==> flow/design.v (excerpt) <==
module top_module (
    clk,
    rst,
    X,
    n,
    start,
    Y,
    valid,
    ready,
    overflow,
    error
);
Size: about 5,600 cells after synthesis, roughly 280 flip-flops, roughly 50 I/O pins, about 45,000 µm² of cells after synthesis.
make LEC_CHECK=0 ABC_AREA=1 CAP_MARGIN=20 CORE_MARGIN=2 CORE_UTILIZATION=72 CTS_CLUSTER_DIAMETER=303 GPL_ROUTABILITY_DRIVEN=1 MIN_ROUTING_LAYER=met1 PLACE_DENSITY=0.65 SETUP_SLACK_MARGIN=0.33 SLEW_MARGIN=20 TNS_END_PERCENT=35 finish   # period 4.1 ns
run.sh (not shown) runs the stock make flow with config.mk's settings and CLKGATE_MAP_FILE=.
The starting point never finished: it broke off in 5_1_grt on GRT-0116.
Change:
Settings changed: ABC_AREA 1 to default, CORE_UTILIZATION 72 to 45, CTS_CLUSTER_DIAMETER 303 to default, GPL_ROUTABILITY_DRIVEN 1 to default, MIN_ROUTING_LAYER met1 to default, PLACE_DENSITY 0.65 to default, SETUP_SLACK_MARGIN 0.33 to 1.47, TNS_END_PERCENT 35 to default.
Clock period 4.1 ns to 7.6 ns, I/O delays scaled along.
Effect:
- The changed run finished with negative setup slack left
- synthesized area fell by 4.6%
- synthesized cell count fell by 18%
- die area is higher by 52%

* * *

Starting RTL as in the previous note.
==> flow/config.mk <==
export PLATFORM = sky130hd
export DESIGN_NAME = top_module
export DESIGN_NICKNAME = top_module
export VERILOG_FILES = /design/flow/design.v
export SDC_FILE = /design/flow/constraint.sdc
export NUM_CORES = 4
export LEC_CHECK = 0
export CAP_MARGIN = 20
export CORE_ASPECT_RATIO = 0.52
export CORE_MARGIN = 2
export CORE_UTILIZATION = 56
export CTS_CLUSTER_DIAMETER = 276
export MIN_ROUTING_LAYER = met1
export PLACE_DENSITY_LB_ADDON = 0.05
export SETUP_SLACK_MARGIN = 0.02
export SLEW_MARGIN = 25
export TNS_END_PERCENT = 80
==> flow/constraint.sdc <==
create_clock -name core_clock -period 10.0 [get_ports {clk}]
set_input_delay 2.0000 -clock core_clock [delete_from_list [all_inputs] [get_ports {clk}]]
set_output_delay 2.0000 -clock core_clock [all_outputs]
set_load 0.01 [all_outputs]
The baseline completed, yet does not pass: negative setup slack.
Next try:
==> flow/config.mk (replaced) <==
export PLATFORM = sky130hd
export DESIGN_NAME = top_module
export DESIGN_NICKNAME = top_module
export VERILOG_FILES = /design/flow/design.v
export SDC_FILE = /design/flow/constraint.sdc
export NUM_CORES = 4
export LEC_CHECK = 0
export CAP_MARGIN = 20
export CORE_MARGIN = 2
export CORE_UTILIZATION = 40
export PLACE_DENSITY_LB_ADDON = 0.07
export SLEW_MARGIN = 25
==> flow/constraint.sdc (replaced) <==
create_clock -name core_clock -period 15.0 [get_ports {clk}]
set_input_delay 3.0000 -clock core_clock [delete_from_list [all_inputs] [get_ports {clk}]]
set_output_delay 3.0000 -clock core_clock [all_outputs]
set_load 0.01 [all_outputs]
Result: This time the run finished clean. Utilization shrinks by 26 points. Clock skew grows by 0.012 ns. Design area shrinks by 12%. Clock-buffer cell count grows by 9.
Next try:
--- a/flow/config.mk
+++ b/flow/config.mk
@@ -9,4 +9,6 @@
 export CORE_MARGIN = 2
-export CORE_UTILIZATION = 40
-export PLACE_DENSITY_LB_ADDON = 0.07
-export SLEW_MARGIN = 25
+export CORE_UTILIZATION = 55
+export CTS_CLUSTER_SIZE = 29
+export HOLD_SLACK_MARGIN = 0.3
+export SETUP_SLACK_MARGIN = 1.47
+export SLEW_MARGIN = 20
==> flow/constraint.sdc (replaced) <==
create_clock -name core_clock -period 7.6 [get_ports {clk}]
set_input_delay 1.5200 -clock core_clock [delete_from_list [all_inputs] [get_ports {clk}]]
set_output_delay 1.5200 -clock core_clock [all_outputs]
set_load 0.01 [all_outputs]
With this change the flow finished with negative setup slack left.
Cell area increases by 24%.
Sequential cell count does not change.
Core utilization is higher by 31 points.
Die area falls by 27%.
Via count grows by 16%.
Next try:
--- a/flow/config.mk
+++ b/flow/config.mk
@@ -9,6 +9,4 @@
 export CORE_MARGIN = 2
-export CORE_UTILIZATION = 55
-export CTS_CLUSTER_SIZE = 29
-export HOLD_SLACK_MARGIN = 0.3
-export SETUP_SLACK_MARGIN = 1.47
+export CORE_UTILIZATION = 71
+export CTS_CLUSTER_SIZE = 40
 export SLEW_MARGIN = 20
==> flow/constraint.sdc (replaced) <==
create_clock -name core_clock -period 11.7 [get_ports {clk}]
set_input_delay 2.3400 -clock core_clock [delete_from_list [all_inputs] [get_ports {clk}]]
set_output_delay 2.3400 -clock core_clock [all_outputs]
set_load 0.01 [all_outputs]
After rerunning: The changed run ran to the end with violations: negative setup slack; routed wire length fell by a few percent; via count came out lower slightly; synthesized area does not change; critical path depth shrinks by 2.
